==> job 7414: inputs <==
## fp2_sub_add_correction
module fp2_sub_add_correction
#(
  parameter RADIX = 32,
  parameter DIGITS = 14,
  parameter DIGITS_LOG = ( 
  (DIGITS <= 2) ? 1 : 
  (DIGITS <= 4) ? 2 : 
  (DIGITS <= 8) ? 3 : 
  (DIGITS <= 16) ? 4 : 
  (DIGITS <= 32) ? 5 : 
  (DIGITS <= 64) ? 6 : 
  (DIGITS <= 128) ? 7 : 
  (DIGITS <= 256) ? 8 : 
  (DIGITS <= 512) ? 9 : 
  (DIGITS <= 1024) ? 10 : 
  (DIGITS <= 2048) ? 11 : 
  (DIGITS <= 4096) ? 12 : 
  (DIGITS <= 8192) ? 13 : 
  (DIGITS <= 16384) ? 14 : 
  (DIGITS <= 32768) ? 15 : 
  (DIGITS <= 65536) ? 16 : 
  (DIGITS <= 131072) ? 17 : 
  (DIGITS <= 262144) ? 18 : 
  (DIGITS <= 524288) ? 19 : 
  (DIGITS <= 1048576) ? 20 : 
  (DIGITS <= 2097152) ? 21 : 
  (DIGITS <= 4194304) ? 22 : 
  (DIGITS <= 8388608) ? 23 : 
  (DIGITS <= 16777216) ? 24 : 
  (DIGITS <= 33554432) ? 25 : 
  (DIGITS <= 67108864) ? 26 : 
  (DIGITS <= 134217728) ? 27 : 
  (DIGITS <= 268435456) ? 28 : 
  (DIGITS <= 536870912) ? 29 : 
  (DIGITS <= 1073741824) ? 30 : 
  -1), 
  parameter FILE_CONST_PX2 = "px2.mem",
  parameter FILE_CONST_PX4 = "px4.mem"
)
(
  input wire start,
  input wire rst,
  input wire clk,
  input wire [2:0] cmd,  
  input wire extension_field_op,  
  output wire mem_a_0_rd_en,
  output wire [DIGITS_LOG-1:0] mem_a_0_rd_addr,
  input  wire [RADIX-1:0] mem_a_0_dout,
  output wire mem_a_1_rd_en,
  output wire [DIGITS_LOG-1:0] mem_a_1_rd_addr,
  input  wire [RADIX-1:0] mem_a_1_dout,
  output wire mem_b_0_rd_en,
  output wire [DIGITS_LOG-1:0] mem_b_0_rd_addr,
  input  wire [RADIX-1:0] mem_b_0_dout,
  output wire mem_b_1_rd_en,
  output wire [DIGITS_LOG-1:0] mem_b_1_rd_addr,
  input  wire [RADIX-1:0] mem_b_1_dout,
  output wire px2_mem_rd_en,
  output wire [DIGITS_LOG-1:0] px2_mem_rd_addr,
  input  wire [RADIX-1:0] px2_mem_dout,
  output wire px4_mem_rd_en,
  output wire [DIGITS_LOG-1:0] px4_mem_rd_addr,
  input  wire [RADIX-1:0] px4_mem_dout,
  input wire mem_c_0_rd_en,
  input wire [DIGITS_LOG-1:0] mem_c_0_rd_addr,
  output  wire [RADIX-1:0] mem_c_0_dout,
  input wire mem_c_1_rd_en,
  input wire [DIGITS_LOG-1:0] mem_c_1_rd_addr,
  output  wire [RADIX-1:0] mem_c_1_dout,
  output reg busy,
  output reg done
);
Settings: LEC_CHECK=0, CAP_MARGIN=15, CORE_MARGIN=10, CORE_UTILIZATION=40, CTS_CLUSTER_SIZE=99, HOLD_SLACK_MARGIN=0.18, PLACE_DENSITY_LB_ADDON=0.02, SETUP_SLACK_MARGIN=1.47, SLEW_MARGIN=20; clock period 5.0 ns.
run.sh (not shown) runs the stock make flow with config.mk's settings and CLKGATE_MAP_FILE=.
==> job 1453: changes against job 7414 <==
==> flow/config.mk (replaced) <==
export PLATFORM = sky130hd
export DESIGN_NAME = fp2_sub_add_correction
export DESIGN_NICKNAME = fp2_sub_add_correction
export VERILOG_FILES = /design/flow/design.v
export SDC_FILE = /design/flow/constraint.sdc
export NUM_CORES = 4
export LEC_CHECK = 0
export CAP_MARGIN = 0
export CELL_PAD_IN_SITES_DETAIL_PLACEMENT = 2
export CORE_MARGIN = 8
export CORE_UTILIZATION = 38
export CTS_CLUSTER_DIAMETER = 147
export GPL_ROUTABILITY_DRIVEN = 0
export MAX_ROUTING_LAYER = met4
export PLACE_DENSITY = 0.44
export SETUP_SLACK_MARGIN = 2.34
export SLEW_MARGIN = 20
==> flow/constraint.sdc (replaced) <==
create_clock -name core_clock -period 8.64 [get_ports {clk}]
set_input_delay 1.7280 -clock core_clock [delete_from_list [all_inputs] [get_ports {clk}]]
set_output_delay 1.7280 -clock core_clock [all_outputs]
set_load 0.01 [all_outputs]
==> comparison table <==
Stages on the worst setup path: job 7414 22; job 1453 18
Number of buffers and inverters on the critical path: job 7414 10; job 1453 3
Cell Pwr Density: job 7414 353 nW/um^2; job 1453 215 nW/um^2
Worst setup path end: job 7414 right_serial_comparator_inst.comp_array[5]; job 1453 fp_left_adder_inst.digit_res[26]
Met2 usage: job 7414 0.401; job 1453 0.403
Run status: job 7414 complete, no violations; job 1453 complete, no violations
Unrepaired setup endpoints after global routing: job 7414 true; job 1453 false
Leakage Power: job 7414 35.5 nW; job 1453 34.9 nW
Fraction of met1 tracks used by global routing: job 7414 0.356; job 1453 0.354
Detailed-route vias per instance: job 7414 5.76; job 1453 5.87
Delay of the slowest critical-path stage: job 7414 0.57 ns; job 1453 0.65 ns
Final period utilization: job 7414 0.774; job 1453 0.714
Clock buffer count: job 7414 289; job 1453 327
Final worst setup slack: job 7414 1.13 ns; job 1453 2.47 ns
Final wirelength: job 7414 310 mm; job 1453 320 mm
TritonCTS buffer count: job 7414 220; job 1453 225
Clock network power consumption: job 7414 0.0165 W; job 1453 0.00961 W
Crit-path most repeated cell: job 7414 sky130_fd_sc_hd__buf_6; job 1453 sky130_fd_sc_hd__fa_1
Combined area of the multi-input logic cells: job 7414 27900 sq um; job 1453 26500 sq um

========
==> 08-12: inputs <==
Starting RTL as in the previous note.
// fp2_sub_add_correction
module fp2_sub_add_correction
#(
  parameter RADIX = 32,
  parameter DIGITS = 14,
  parameter DIGITS_LOG = ( 
  (DIGITS <= 2) ? 1 : 
  (DIGITS <= 4) ? 2 : 
  (DIGITS <= 8) ? 3 : 
  (DIGITS <= 16) ? 4 : 
  (DIGITS <= 32) ? 5 : 
  (DIGITS <= 64) ? 6 : 
  (DIGITS <= 128) ? 7 : 
  (DIGITS <= 256) ? 8 : 
  (DIGITS <= 512) ? 9 : 
  (DIGITS <= 1024) ? 10 : 
  (DIGITS <= 2048) ? 11 : 
  (DIGITS <= 4096) ? 12 : 
  (DIGITS <= 8192) ? 13 : 
  (DIGITS <= 16384) ? 14 : 
  (DIGITS <= 32768) ? 15 : 
  (DIGITS <= 65536) ? 16 : 
  (DIGITS <= 131072) ? 17 : 
  (DIGITS <= 262144) ? 18 : 
  (DIGITS <= 524288) ? 19 : 
  (DIGITS <= 1048576) ? 20 : 
  (DIGITS <= 2097152) ? 21 : 
  (DIGITS <= 4194304) ? 22 : 
  (DIGITS <= 8388608) ? 23 : 
  (DIGITS <= 16777216) ? 24 : 
  (DIGITS <= 33554432) ? 25 : 
  (DIGITS <= 67108864) ? 26 : 
  (DIGITS <= 134217728) ? 27 : 
  (DIGITS <= 268435456) ? 28 : 
  (DIGITS <= 536870912) ? 29 : 
  (DIGITS <= 1073741824) ? 30 : 
  -1), 
  parameter FILE_CONST_PX2 = "px2.mem",
  parameter FILE_CONST_PX4 = "px4.mem"
)
(
  input wire start,
  input wire rst,
  input wire clk,
  input wire [2:0] cmd,  
  input wire extension_field_op,  
  output wire mem_a_0_rd_en,
  output wire [DIGITS_LOG-1:0] mem_a_0_rd_addr,
  input  wire [RADIX-1:0] mem_a_0_dout,
  output wire mem_a_1_rd_en,
  output wire [DIGITS_LOG-1:0] mem_a_1_rd_addr,
  input  wire [RADIX-1:0] mem_a_1_dout,
  output wire mem_b_0_rd_en,
  output wire [DIGITS_LOG-1:0] mem_b_0_rd_addr,
  input  wire [RADIX-1:0] mem_b_0_dout,
  output wire mem_b_1_rd_en,
  output wire [DIGITS_LOG-1:0] mem_b_1_rd_addr,
  input  wire [RADIX-1:0] mem_b_1_dout,
  output wire px2_mem_rd_en,
  output wire [DIGITS_LOG-1:0] px2_mem_rd_addr,
  input  wire [RADIX-1:0] px2_mem_dout,
  output wire px4_mem_rd_en,
  output wire [DIGITS_LOG-1:0] px4_mem_rd_addr,
  input  wire [RADIX-1:0] px4_mem_dout,
  input wire mem_c_0_rd_en,
  input wire [DIGITS_LOG-1:0] mem_c_0_rd_addr,
  output  wire [RADIX-1:0] mem_c_0_dout,
  input wire mem_c_1_rd_en,
  input wire [DIGITS_LOG-1:0] mem_c_1_rd_addr,
  output  wire [RADIX-1:0] mem_c_1_dout,
  output reg busy,
  output reg done
);
wire left_adder_start;
wire left_adder_digit_in_valid;
  ...
clock: 5.93 ns
lec_check: 0
abc_area: 0
cap_margin: 30
core_margin: 2
core_utilization: 65
cts_cluster_size: 25
gpl_routability_driven: 1
hold_slack_margin: 0.15
place_density: 0.85
setup_slack_margin: 0.94
slew_margin: 20
==> inputs of 06-14, as changes to 08-12 <==
Settings changed: ABC_AREA 0 to not set, CAP_MARGIN 30 to 20, CORE_UTILIZATION 65 to 56, CTS_CLUSTER_SIZE 25 to not set, GPL_ROUTABILITY_DRIVEN 1 to not set, HOLD_SLACK_MARGIN 0.15 to not set, PLACE_DENSITY 0.85 to 0.6, SETUP_SLACK_MARGIN 0.94 to not set.
==> flow/constraint.sdc (replaced) <==
create_clock -name core_clock -period 2.71 [get_ports {clk}]
set_input_delay 0.5420 -clock core_clock [delete_from_list [all_inputs] [get_ports {clk}]]
set_output_delay 0.5420 -clock core_clock [all_outputs]
set_load 0.01 [all_outputs]
==> inputs of 04-01, as changes to 08-12 <==
Settings changed: ABC_AREA 0 to not set, CAP_MARGIN 30 to 20, CORE_UTILIZATION 65 to 40, CTS_CLUSTER_SIZE 25 to not set, GPL_ROUTABILITY_DRIVEN 1 to not set, HOLD_SLACK_MARGIN 0.15 to not set, PLACE_DENSITY 0.85 to 0.6, SETUP_SLACK_MARGIN 0.94 to not set.
==> flow/constraint.sdc (replaced) <==
create_clock -name core_clock -period 3.95 [get_ports {clk}]
set_input_delay 0.7900 -clock core_clock [delete_from_list [all_inputs] [get_ports {clk}]]
set_output_delay 0.7900 -clock core_clock [all_outputs]
set_load 0.01 [all_outputs]
==> results <==
                                                                                  06-14               08-12                             04-01
Outcome                                                                 failed layout checks  timing/DRC/antenna clean                   failed layout checks
Layout check failures                                              negative setup slack                   -              negative setup slack
Clock Skews                                                                   0.0979 ns           0.0397 ns                         0.0462 ns
Fraction of area in non-clock buffers                                             14.3%               5.15%                             8.87%
Reg power frac                                                                    50.6%               52.5%                             51.7%
Start point of the critical path                                          add_1_running              cmd[0]                            cmd[0]
Final period util                                                                  138%               82.2%                              100%
Final standard cell area without fillers                                    114,000 µm²          99,800 µm²                       106,000 µm²
Total power of the final layout                                                 68.4 mW             30.3 mW                           46.0 mW
Global-route met3 utilization                                                     10.3%               17.3%                             3.62%
Setup repair after global routing missed its margin                                 yes                  no                               yes
Logic share of the area                                                           25.3%               26.6%                             25.3%
Worst Tran Pin Value                                                           0.974 ns             1.16 ns                           1.13 ns
TritonCTS Buffers                                                                   199                 193                               203
Initial detailed-routing violation count                                          7,146              10,865                             5,794
Total Neg Setup Slack                                                         -54.56 ns                0 ns                        -0.0111 ns
Path depth of the worst reg2reg path                                                 17                  17                                16
Met1 Track Usage GR                                                               50.5%               53.5%                             33.4%
Required @ worst endpoint                                                       3.41 ns             4.74 ns                           4.78 ns
Critical Path Sink                                   fp_right_adder_inst.adder_carry_in  px2_mem_rd_addr[2]  fp_left_adder_inst.digit_res[28]
Die width                                                                        398 µm              370 µm                            470 µm
Detailed-route wire length on metal 1                                            114 mm             93.1 mm                            115 mm
Final Instance Count excl. Fillers                                                9,110               7,886                             9,357
Tool warning count                                                                   43                  44                                40
CP bufs+invs                                                                          1                   6                                 6
Number of global-route vias before repair                                        55,276              53,744                            52,172
Power density of the placed cells                                            600 nW/µm²          303 nW/µm²                        435 nW/µm²
P_leak                                                                          41.5 nW             34.2 nW                           34.4 nW
Power and IR drop assume default switching activity.
